==> flow/design.v (excerpt) <==
module convolution_stage2 (
          in1,
          in2,
          in3,
          in4,
          in5,
          in6,
          in7,
          in8,
          clk,
          rst,
          start,
          conv_out
  );
For scale: ~9500 cells after synthesis, ~8 flip-flops, roughly 810 I/O pins.
export LEC_CHECK = 0
export ABC_AREA = 1
export CAP_MARGIN = 20
export CELL_PAD_IN_SITES_DETAIL_PLACEMENT = 1
export CORE_ASPECT_RATIO = 1.17
export CORE_MARGIN = 4
export CORE_UTILIZATION = 52
export CTS_CLUSTER_SIZE = 86
export HOLD_SLACK_MARGIN = 0.07
export MAX_ROUTING_LAYER = met4
export PLACE_DENSITY_LB_ADDON = 0.07
export SETUP_SLACK_MARGIN = 0.13
export SLEW_MARGIN = 20
export TNS_END_PERCENT = 90
create_clock -name core_clock -period 22.0 [get_ports {clk}]
run.sh (not shown) runs the stock make flow with config.mk's settings and CLKGATE_MAP_FILE=.
The first run finished with timing, DRC and antenna clean.
Next try:
Settings changed: ABC_AREA 1 to unset, CELL_PAD_IN_SITES_DETAIL_PLACEMENT 1 to unset, CORE_ASPECT_RATIO 1.17 to unset, CORE_MARGIN 4 to 2, CORE_UTILIZATION 52 to 58, CTS_CLUSTER_SIZE 86 to unset, HOLD_SLACK_MARGIN 0.07 to unset, MAX_ROUTING_LAYER met4 to unset, PLACE_DENSITY_LB_ADDON 0.07 to unset, SETUP_SLACK_MARGIN 0.13 to 2.6, TNS_END_PERCENT 90 to unset.
Clock period 22.0 ns to 10.2 ns, I/O delays scaled along.
Result: With this change the flow finished but fails on negative setup slack; core utilization is higher by 18 points; wire length is lower by 7.3%; design area is higher by 10%; synthesized area is lower by 5.6%.
Next try:
Settings changed: ABC_AREA set to 0, CORE_ASPECT_RATIO set to 1.43, CORE_UTILIZATION 58 to 70, GPL_ROUTABILITY_DRIVEN set to 0, GPL_TIMING_DRIVEN set to 1, MAX_ROUTING_LAYER set to met5, PLACE_DENSITY set to 0.67, SETUP_SLACK_MARGIN 2.6 to 1.91, SLEW_MARGIN 20 to 25, TNS_END_PERCENT set to 95.
With this change the flow ended with an error in global routing (5_1_grt); die area goes down by 17%; synthesized cell count does not change; synthesized area stays the same.
Next try:
Settings changed: CORE_ASPECT_RATIO 1.43 to 0.94, CORE_UTILIZATION 70 to 58, PLACE_DENSITY 0.67 to 0.49, SETUP_SLACK_MARGIN 1.91 to 0.21.
Clock period 10.2 ns to 7.48 ns, I/O delays scaled along.
Outcome: The new run finished but failed the layout checks on negative setup slack; die area goes up by about a fifth; synthesized cell count is unchanged; synthesized area is unchanged.

---

## run 1
convolution_stage2 again, from the RTL that the note above started with.
## convolution_stage2
module convolution_stage2 (
          in1,
          in2,
          in3,
          in4,
          in5,
          in6,
          in7,
          in8,
          clk,
          rst,
          start,
          conv_out
  );
Settings: LEC_CHECK=0, CAP_MARGIN=20, CORE_MARGIN=2, CORE_UTILIZATION=64, CTS_CLUSTER_DIAMETER=223, CTS_CLUSTER_SIZE=97, SLEW_MARGIN=20; clock period 8.15 ns.
Run 1 ran in full, but the layout does not pass; the checks complain about setup timing.
Changes in run 2 relative to run 1:
--- a/flow/config.mk
+++ b/flow/config.mk
@@ -10,3 +10 @@
-export CORE_UTILIZATION = 64
-export CTS_CLUSTER_DIAMETER = 223
-export CTS_CLUSTER_SIZE = 97
+export CORE_UTILIZATION = 40
==> flow/constraint.sdc <==
create_clock -name core_clock -period 14.0 [get_ports {clk}]
set_input_delay 2.8000 -clock core_clock [delete_from_list [all_inputs] [get_ports {clk}]]
set_output_delay 2.8000 -clock core_clock [all_outputs]
set_load 0.01 [all_outputs]
==> comparison <==
Run 2 was carried through to the last stage, and its layout satisfied the timing, design-rule and antenna checks.
Summary: with run 1 as the reference, wire length in run 2 moved down by a few percent.
Re number of gates given a new drive strength after cts: run 1 and run 2 aren't equal, and the higher value belongs to run 1.
Run 2 has more setup slack than run 1.
## Diff of input files: run 3 against run 2
--- a/flow/config.mk
+++ b/flow/config.mk
@@ -7,0 +8 @@
+export ABC_AREA = 1
@@ -8,0 +10 @@
+export CORE_ASPECT_RATIO = 0.5
@@ -10,0 +13,3 @@
+export CTS_CLUSTER_DIAMETER = 342
+export CTS_CLUSTER_SIZE = 100
+export SETUP_SLACK_MARGIN = -1.33
@@ -11,0 +17 @@
+export TNS_END_PERCENT = 15
The required time of the critical path reported for run 3 is smaller than that of run 2 by 20 ps. Per the comparison of run 3 with run 2, met3 wirelength from detailed routing fell about 18%. On netlist area before placement: between run 3 and run 2, it ends up higher for run 3. Changes observed in run 3 relative to run 2: actual slew at the worst max-slew pin moved down; maximum frequency moved down. Run 3: Yosys chip area higher than run 2. Run 3 completed every stage of the flow, and the final layout passed the timing, design-rule and antenna checks.

---

Setup of job 5685:
Starting RTL as in the previous note.
make LEC_CHECK=0 ABC_AREA=0 CAP_MARGIN=20 CORE_ASPECT_RATIO=0.71 CORE_MARGIN=2 CORE_UTILIZATION=70 CTS_CLUSTER_SIZE=37 GPL_ROUTABILITY_DRIVEN=1 GPL_TIMING_DRIVEN=1 HOLD_SLACK_MARGIN=0.3 MAX_ROUTING_LAYER=met4 SETUP_SLACK_MARGIN=2.15 SLEW_MARGIN=25 TNS_END_PERCENT=95 finish   # period 7.53 ns
Job 5685 never completed; the flow aborted with a tool error in global routing (5_1_grt).
For job 7189, these inputs were changed with respect to job 5685:
-- flow/config.mk --
<<< job 5685, line 11
export CORE_MARGIN = 2
export CORE_UTILIZATION = 70
export CTS_CLUSTER_SIZE = 37
export GPL_ROUTABILITY_DRIVEN = 1
export GPL_TIMING_DRIVEN = 1
export HOLD_SLACK_MARGIN = 0.3
export MAX_ROUTING_LAYER = met4
export SETUP_SLACK_MARGIN = 2.15
>>> job 7189, line 11
export CORE_MARGIN = 2
export CORE_UTILIZATION = 58
export GPL_ROUTABILITY_DRIVEN = 1
export GPL_TIMING_DRIVEN = 1
export MAX_ROUTING_LAYER = met5
export PLACE_DENSITY = 0.49
export SETUP_SLACK_MARGIN = 2.15
==> flow/constraint.sdc <==
create_clock -name core_clock -period 7.48 [get_ports {clk}]
set_input_delay 1.4960 -clock core_clock [delete_from_list [all_inputs] [get_ports {clk}]]
set_output_delay 1.4960 -clock core_clock [all_outputs]
set_load 0.01 [all_outputs]
==> comparison <==
Complete run, failing final checks: job 7189, reason setup timing.
Compared to job 5685, job 7189 has cell row count 9.8% higher.
Looking at total placed cells including tap cells across job 5685 and job 7189, the one that comes out higher is job 7189.
The higher die area came out of job 7189.
Job 5685 -> job 7189: synthesized-area fraction occupied by ao, oa, aoi and oai cells delta 0, exact match
Sort job 5685 and job 7189 by floorplan utilization desc -> top: job 5685
As far as number of buffers created by CTS goes, job 5685 and job 7189 are indistinguishable; the numbers are identical.
Going from job 5685 to job 7189, number of cells upsized or downsized after cts shrinks by 60.
The following lists how job 6878 was set up differently from job 7189:
==> flow/config.mk <==
export PLATFORM = sky130hd
export DESIGN_NAME = convolution_stage2
export DESIGN_NICKNAME = convolution_stage2
export VERILOG_FILES = /design/flow/design.v
export SDC_FILE = /design/flow/constraint.sdc
export NUM_CORES = 4
export LEC_CHECK = 0
export ABC_AREA = 0
export CAP_MARGIN = 20
export CORE_ASPECT_RATIO = 1.43
export CORE_MARGIN = 2
export CORE_UTILIZATION = 71
export CTS_CLUSTER_SIZE = 42
export GPL_ROUTABILITY_DRIVEN = 1
export GPL_TIMING_DRIVEN = 1
export MAX_ROUTING_LAYER = met4
export SETUP_SLACK_MARGIN = 0.21
export SLEW_MARGIN = 25
export TNS_END_PERCENT = 95
==> flow/constraint.sdc <==
create_clock -name core_clock -period 12.2 [get_ports {clk}]
set_input_delay 2.4400 -clock core_clock [delete_from_list [all_inputs] [get_ports {clk}]]
set_output_delay 2.4400 -clock core_clock [all_outputs]
set_load 0.01 [all_outputs]
Findings:
global routing (5_1_grt): job 6878 exited with error. ~same maximum level of the CTS H-tree in job 6878 and job 7189. Going from job 7189 to job 6878, the die area was shrunk. For the last weighted congestion value of the routability-driven placer, job 6878 came in 7.8% higher than job 7189 did. Per the comparison of job 6878 with job 7189, post-synthesis share of cell area spent on xor and xnor gates held steady; cell total in the yosys stat output stayed essentially flat.
For job 3253, these inputs were changed with respect to job 6878:
==> flow/config.mk <==
export PLATFORM = sky130hd
export DESIGN_NAME = convolution_stage2
export DESIGN_NICKNAME = convolution_stage2
export VERILOG_FILES = /design/flow/design.v
export SDC_FILE = /design/flow/constraint.sdc
export NUM_CORES = 4
export LEC_CHECK = 0
export CAP_MARGIN = 20
export CORE_MARGIN = 2
export CORE_UTILIZATION = 52
export SLEW_MARGIN = 20
==> flow/constraint.sdc <==
create_clock -name core_clock -period 8.15 [get_ports {clk}]
set_input_delay 1.6300 -clock core_clock [delete_from_list [all_inputs] [get_ports {clk}]]
set_output_delay 1.6300 -clock core_clock [all_outputs]
set_load 0.01 [all_outputs]
Findings:
Diff job 6878 and job 3253: detailed placement HPWL lower in job 3253
In job 3253 relative to job 6878, post-cts repair resize count had gone up by more than 100%.
Job 3253: number of placed cells counting well taps is 737 higher than what job 6878 reported.
The flow completed for job 3253, but it is not clean: the layout still shows setup timing.

---

convolution_stage2 again, from the RTL that the note above started with.
clock: 11.9 ns
lec_check: 0
cap_margin: 20
core_margin: 2
core_utilization: 70
cts_cluster_diameter: 200
cts_cluster_size: 47
setup_slack_margin: -0.98
slew_margin: 40
The first run stopped in 5_1_grt on GRT-0232.
Edit:
- CORE_UTILIZATION: 70 -> 68
- CTS_CLUSTER_DIAMETER: 200 -> default
- CTS_CLUSTER_SIZE: 47 -> 41
- SETUP_SLACK_MARGIN: -0.98 -> default
- SLEW_MARGIN: 40 -> 20
- clock period: 11.9 -> 12.2 ns (I/O delays scaled with it)
- Now the flow finished but failed the layout checks on setup timing
- area after synthesis does not change
- die size increases by 2.9%
- synthesized cell count is unchanged
Edit:
- CTS_CLUSTER_DIAMETER: default -> 223
- CTS_CLUSTER_SIZE: 41 -> 97
- SETUP_SLACK_MARGIN: default -> 1.96
- TNS_END_PERCENT: default -> 5
- clock period: 12.2 -> 8.15 ns (I/O delays scaled with it)
What happened: The new run completed and failed the layout checks on setup timing. Die area is unchanged. Via count goes up slightly. Worst setup slack loses 3.2 ns. Final area grows slightly.

---

Starting RTL as in the previous note.
==> flow/config.mk <==
export PLATFORM = sky130hd
export DESIGN_NAME = convolution_stage2
export DESIGN_NICKNAME = convolution_stage2
export VERILOG_FILES = /design/flow/design.v
export SDC_FILE = /design/flow/constraint.sdc
export NUM_CORES = 4
export LEC_CHECK = 0
export CAP_MARGIN = 20
export CORE_MARGIN = 2
export CORE_UTILIZATION = 70
export CTS_CLUSTER_DIAMETER = 209
export CTS_CLUSTER_SIZE = 41
export HOLD_SLACK_MARGIN = -0.05
export MAX_ROUTING_LAYER = met4
export SLEW_MARGIN = 30
==> flow/constraint.sdc <==
create_clock -name core_clock -period 12.0 [get_ports {clk}]
set_input_delay 2.4000 -clock core_clock [delete_from_list [all_inputs] [get_ports {clk}]]
set_output_delay 2.4000 -clock core_clock [all_outputs]
set_load 0.01 [all_outputs]
The baseline never finished: it broke off in global routing.
==> next run, changes <==
Settings changed: CORE_UTILIZATION 70 to 71, CTS_CLUSTER_DIAMETER 209 to unset, CTS_CLUSTER_SIZE 41 to 47, HOLD_SLACK_MARGIN -0.05 to unset, SETUP_SLACK_MARGIN set to 0.65, SLEW_MARGIN 30 to 20.
Clock period 12.0 ns to 11.9 ns, I/O delays scaled along.
The changed run did not get past global routing. Die size falls by about 1.4%. Synthesized cell count does not change. Synthesized area is unchanged.
==> next run, changes <==
Settings changed: CORE_UTILIZATION 71 to 45, CTS_CLUSTER_SIZE 47 to unset, GPL_TIMING_DRIVEN set to 0, MAX_ROUTING_LAYER met4 to unset, SETUP_SLACK_MARGIN 0.65 to unset.
Clock period 11.9 ns to 14.0 ns, I/O delays scaled along.
The new run finished with antenna violations, negative setup slack left.
Synthesized area does not change.
Synthesized cell count is unchanged.
Die area is higher by 57%.
==> next run, changes <==
Settings changed: ABC_AREA set to 1, CORE_ASPECT_RATIO set to 1.98, CORE_UTILIZATION 45 to 40, CTS_CLUSTER_DIAMETER set to 342, CTS_CLUSTER_SIZE set to 100, GPL_TIMING_DRIVEN 0 to unset.
=>
- The changed run finished clean
- utilization falls by 4.8 points
- setup slack gains 0.58 ns
- synthesized cell count rises by 31%
- sequential share of layout area hardly moves
- worst hold slack gains 0.20 ns
==> next run, changes <==
Settings changed: ABC_AREA 1 to unset, CELL_PAD_IN_SITES_GLOBAL_PLACEMENT set to 3, CORE_ASPECT_RATIO 1.98 to unset, CORE_UTILIZATION 40 to 27, CTS_CLUSTER_DIAMETER 342 to unset, CTS_CLUSTER_SIZE 100 to unset, SLEW_MARGIN 20 to 10.
Outcome:
- The changed run went through all stages and came out clean
- synthesized area decreases by a few percent
- setup slack gains 0.10 ns
- cell count shrinks by about a fifth
==> next run, changes <==
Settings changed: CELL_PAD_IN_SITES_DETAIL_PLACEMENT set to 1, CELL_PAD_IN_SITES_GLOBAL_PLACEMENT 3 to 1, CORE_ASPECT_RATIO set to 1.35, CORE_UTILIZATION 27 to 15, CTS_CLUSTER_SIZE set to 33, GPL_ROUTABILITY_DRIVEN set to 1, HOLD_SLACK_MARGIN set to 0.11, MAX_ROUTING_LAYER set to met4, SLEW_MARGIN 10 to 20.
=> Global-route usage fell by 7.2 points; sequential share of layout area barely changes; non-clock buffer count went up by 349.

---

Starting RTL as in the previous note.
export LEC_CHECK = 0
export ABC_AREA = 0
export CAP_MARGIN = 20
export CORE_ASPECT_RATIO = 0.94
export CORE_MARGIN = 2
export CORE_UTILIZATION = 65
export CTS_CLUSTER_DIAMETER = 230
export CTS_CLUSTER_SIZE = 43
export GPL_ROUTABILITY_DRIVEN = 1
export GPL_TIMING_DRIVEN = 1
export HOLD_SLACK_MARGIN = -0.04
export MAX_ROUTING_LAYER = met5
export SETUP_SLACK_MARGIN = 0.21
export SLEW_MARGIN = 25
export TNS_END_PERCENT = 95
create_clock -name core_clock -period 7.48 [get_ports {clk}]
The first run produced a layout that fails on negative setup slack.
Edit:
--- a/flow/config.mk
+++ b/flow/config.mk
@@ -12,3 +12,2 @@
-export CORE_UTILIZATION = 65
-export CTS_CLUSTER_DIAMETER = 230
-export CTS_CLUSTER_SIZE = 43
+export CORE_UTILIZATION = 71
+export CTS_CLUSTER_SIZE = 37
@@ -17 +15,0 @@
-export HOLD_SLACK_MARGIN = -0.04
==> flow/constraint.sdc (replaced) <==
create_clock -name core_clock -period 11.7 [get_ports {clk}]
set_input_delay 2.3400 -clock core_clock [delete_from_list [all_inputs] [get_ports {clk}]]
set_output_delay 2.3400 -clock core_clock [all_outputs]
set_load 0.01 [all_outputs]
The new run failed in global routing (5_1_grt).
Die area came out lower by 8.3%.
Synthesized area stays the same.
Synthesized cell count stays the same.
Edit:
==> flow/config.mk (replaced) <==
export PLATFORM = sky130hd
export DESIGN_NAME = convolution_stage2
export DESIGN_NICKNAME = convolution_stage2
export VERILOG_FILES = /design/flow/design.v
export SDC_FILE = /design/flow/constraint.sdc
export NUM_CORES = 4
export LEC_CHECK = 0
export CAP_MARGIN = 20
export CORE_MARGIN = 2
export CORE_UTILIZATION = 24
export SLEW_MARGIN = 20
==> flow/constraint.sdc (replaced) <==
create_clock -name core_clock -period 13.5 [get_ports {clk}]
set_input_delay 2.7000 -clock core_clock [delete_from_list [all_inputs] [get_ports {clk}]]
set_output_delay 2.7000 -clock core_clock [all_outputs]
set_load 0.01 [all_outputs]
The new run passed the timing, design-rule and antenna checks; area after synthesis does not change; synthesized cell count does not change; die size increases to 2.9 times its value.
Edit:
--- a/flow/config.mk
+++ b/flow/config.mk
@@ -10 +10,2 @@
-export CORE_UTILIZATION = 24
+export CORE_UTILIZATION = 65
+export SETUP_SLACK_MARGIN = -0.12
==> flow/constraint.sdc (replaced) <==
create_clock -name core_clock -period 11.9 [get_ports {clk}]
set_input_delay 2.3800 -clock core_clock [delete_from_list [all_inputs] [get_ports {clk}]]
set_output_delay 2.3800 -clock core_clock [all_outputs]
set_load 0.01 [all_outputs]
Now the flow ran to the end with violations: negative setup slack.
Count of clock-buffer cells in the layout stays the same.
Sequential share of layout area is about the same.
Die area falls by 63%.
Area after synthesis stays the same.
Design area rises by 2.1%.
Synthesized cell count stays the same.
Utilization rises by 54 points.
Critical path depth falls by 2.
Global-route usage rises by 24 points.
Hold slack got worse by 370 ps.
